==> 11-21: inputs <==
==> flow/design.v <==
/*verilator lint_off UNUSEDSIGNAL*/
/*verilator lint_off MULTITOP*/
/*verilator lint_off WIDTH*//*verilator lint_off LATCH*/
module fadd_sub(
  input logic        clk_i,
  input logic [31:0] operand_a,
  input logic [31:0] operand_b,
  output logic[31:0] result_o
);
  logic [7:0]  a_exponent, b_exponent;             
  logic [7:0]  result_exponent;
  logic [23:0] a_mantissa, b_mantissa;             
  logic [24:0] result_mantissa;
  logic        a_sign, b_sign, result_sign;        
  logic [23:0] tmp_mantissa;
  logic [7:0]  in_e, out_e;
  logic [24:0] in_m, out_m;
  logic [7:0]  diff;
always_ff@(posedge(clk_i))
begin
  a_sign <= operand_a[31];
  b_sign <= operand_b[31];
  if(operand_a[30:23]==0)
    begin
      a_exponent <= (operand_a[22:0] != 0)? 8'b00000001 : 8'b00000000;
      a_mantissa <= {1'b0,operand_a[22:0]};
    end
  else
    begin
      a_exponent <= operand_a[30:23];
      a_mantissa <= {1'b1,operand_a[22:0]};
    end
  if(operand_b[30:23]==0)
    begin
      b_exponent <= (operand_b[22:0] != 0)? 8'b00000001 : 8'b00000000;
      b_mantissa <= {1'b0,operand_b[22:0]};
    end
  else
    begin
      b_exponent <= operand_b[30:23];
      b_mantissa <= {1'b1,operand_b[22:0]};
    end
end
always_comb
begin
  diff         = 8'd0;
  tmp_mantissa = 24'd0;
  if(a_exponent == b_exponent)
    begin
      result_exponent = a_exponent;
      if(a_sign == b_sign)                                                     
        begin
          result_sign           = a_sign;
          result_mantissa       = a_mantissa + b_mantissa;
        end
      else                                                                    
        begin
          if(a_mantissa > b_mantissa)
            begin
              result_sign     = a_sign;
              result_mantissa = a_mantissa - b_mantissa;
            end
          else
            begin
              result_sign     = b_sign;
              result_mantissa = b_mantissa - a_mantissa;
            end
        end
    end
  else                                                                               
    begin
      if(a_exponent > b_exponent)
        begin
          result_sign     = a_sign;
          result_exponent = a_exponent;
          diff            = a_exponent - b_exponent;
          tmp_mantissa    = b_mantissa >> diff;
          if(a_sign == b_sign)
            result_mantissa = a_mantissa + tmp_mantissa;
          else
            result_mantissa = a_mantissa - tmp_mantissa;
        end
      else
        begin
          result_sign      = b_sign;
          result_exponent  = b_exponent;
          diff             = b_exponent - a_exponent;
          tmp_mantissa     = a_mantissa >> diff;
          if(a_sign == b_sign)
            result_mantissa  = b_mantissa + tmp_mantissa;
          else
            result_mantissa  = b_mantissa - tmp_mantissa;
        end
    end
  if(result_mantissa[24]==1)
    begin
      result_exponent = result_exponent + 8'd1;
      result_mantissa = result_mantissa >> 1;
    end
  result_o = {result_sign, result_exponent, result_mantissa[22:0]};
end
endmodule
==> flow/run.sh <==
#!/bin/bash
# the make line also repeats each setting of config.mk as NAME=value (left out here)
make -C /OpenROAD-flow-scripts/flow DESIGN_CONFIG=/design/flow/config.mk WORK_HOME=/design/flow/orfs CLKGATE_MAP_FILE= finish
==> flow/config.mk <==
export PLATFORM = sky130hd
export DESIGN_NAME = fadd_sub
export DESIGN_NICKNAME = fadd_sub
export VERILOG_FILES = /design/flow/design.v
export SDC_FILE = /design/flow/constraint.sdc
export NUM_CORES = 4
export LEC_CHECK = 0
export ABC_AREA = 1
export CAP_MARGIN = 0
export CORE_ASPECT_RATIO = 0.51
export CORE_MARGIN = 2
export CORE_UTILIZATION = 47
export CTS_CLUSTER_SIZE = 62
export GPL_ROUTABILITY_DRIVEN = 0
export GPL_TIMING_DRIVEN = 0
export HOLD_SLACK_MARGIN = 0.07
export MAX_ROUTING_LAYER = met5
export MIN_ROUTING_LAYER = met2
export PLACE_DENSITY = 0.73
export SETUP_SLACK_MARGIN = 2.38
export SLEW_MARGIN = 35
export TNS_END_PERCENT = 95
==> flow/constraint.sdc <==
create_clock -name core_clock -period 14.7 [get_ports {clk_i}]
set_input_delay 2.9400 -clock core_clock [delete_from_list [all_inputs] [get_ports {clk_i}]]
set_output_delay 2.9400 -clock core_clock [all_outputs]
set_load 0.01 [all_outputs]
==> 06-23: changes against 11-21 <==
Settings changed: ABC_AREA 1 to not set, CAP_MARGIN 0 to 20, CORE_ASPECT_RATIO 0.51 to not set, CORE_UTILIZATION 47 to 65, CTS_CLUSTER_SIZE 62 to not set, GPL_ROUTABILITY_DRIVEN 0 to not set, GPL_TIMING_DRIVEN 0 to not set, HOLD_SLACK_MARGIN 0.07 to not set, MAX_ROUTING_LAYER met5 to not set, MIN_ROUTING_LAYER met2 to not set, PLACE_DENSITY 0.73 to not set, SETUP_SLACK_MARGIN 2.38 to -0.13, SLEW_MARGIN 35 to 20, TNS_END_PERCENT 95 to not set.
==> flow/constraint.sdc (replaced) <==
create_clock -name core_clock -period 10.1 [get_ports {clk_i}]
set_input_delay 2.0200 -clock core_clock [delete_from_list [all_inputs] [get_ports {clk_i}]]
set_output_delay 2.0200 -clock core_clock [all_outputs]
set_load 0.01 [all_outputs]
==> 02-03: changes against 11-21 <==
Settings changed: CAP_MARGIN 0 to 15, CORE_ASPECT_RATIO 0.51 to not set, CORE_UTILIZATION 47 to 66, CTS_CLUSTER_DIAMETER set to 29, CTS_CLUSTER_SIZE 62 to 72, GPL_ROUTABILITY_DRIVEN 0 to not set, GPL_TIMING_DRIVEN 0 to not set, HOLD_SLACK_MARGIN 0.07 to not set, MIN_ROUTING_LAYER met2 to not set, PLACE_DENSITY 0.73 to not set, SETUP_SLACK_MARGIN 2.38 to not set.
==> flow/constraint.sdc (replaced) <==
create_clock -name core_clock -period 9.71 [get_ports {clk_i}]
set_input_delay 1.9420 -clock core_clock [delete_from_list [all_inputs] [get_ports {clk_i}]]
set_output_delay 1.9420 -clock core_clock [all_outputs]
set_load 0.01 [all_outputs]
==> results <==
In 02-03 the clock power is larger than in 06-23, by 24%.
Sequential share of layout area: 06-23 is higher than 02-03 (0.16 points).
In 06-23 the sequential power is lower than in 02-03, by about 1%.
Between 06-23 and 02-03, the lower non-clock buffer count is in 02-03 (gap 63).
Hold slack: 06-23 is higher than 02-03 (70 ps).
06-23 reached the layout checks and failed them: setup timing. 11-21 died in 5_1_grt, error GRT-0116. 02-03 passed the timing, design-rule and antenna checks.
In 02-03 the core utilization is lower than in 06-23, by 2.8 points.
Between 02-03 and 06-23, the lower first-iteration DRC count is in 06-23 (gap about 24%, measured against 06-23).
==> figures <==
|  | 06-23 | 02-03 | 11-21 |
|---|---|---|---|
| Area leader share | 13.6% | 19.8% | 19.8% |
| Run status | finished with violations | finished clean | stopped before the end |
| Stage where the flow stopped | - | - | 5_1_grt |
| Layout check failures | setup timing | - | - |
| Syn nets | 1586 | 2122 | 2122 |
| Cell depth of the worst setup path | 36 | 47 | - |
| Tapcells | 216 | 220 | - |
| Reg clk slew, reported paths | 60 ps | 60 ps | - |
| Worst hold slack | 2100 ps | 2030 ps | - |
| Switch share | 50.2% | 53.1% | - |
| Yosys Instances | 1402 | 1938 | 1938 |
| DR pass1 iterations | 9 | 8 | - |
| Cell-internal power | 1.53 mW | 1.60 mW | - |
| Worst endpoint data arrival time | 8120 ps | 7530 ps | - |
| Post-synthesis sequential area ratio | 12.7% | 11.8% | 11.8% |
| Final Total Pwr | 3.08 mW | 3.41 mW | - |
| And+or+nand+nor area frac | 20.1% | 37.5% | 37.5% |
Power figures rest on the tool's default switching activity, not on a simulated workload.
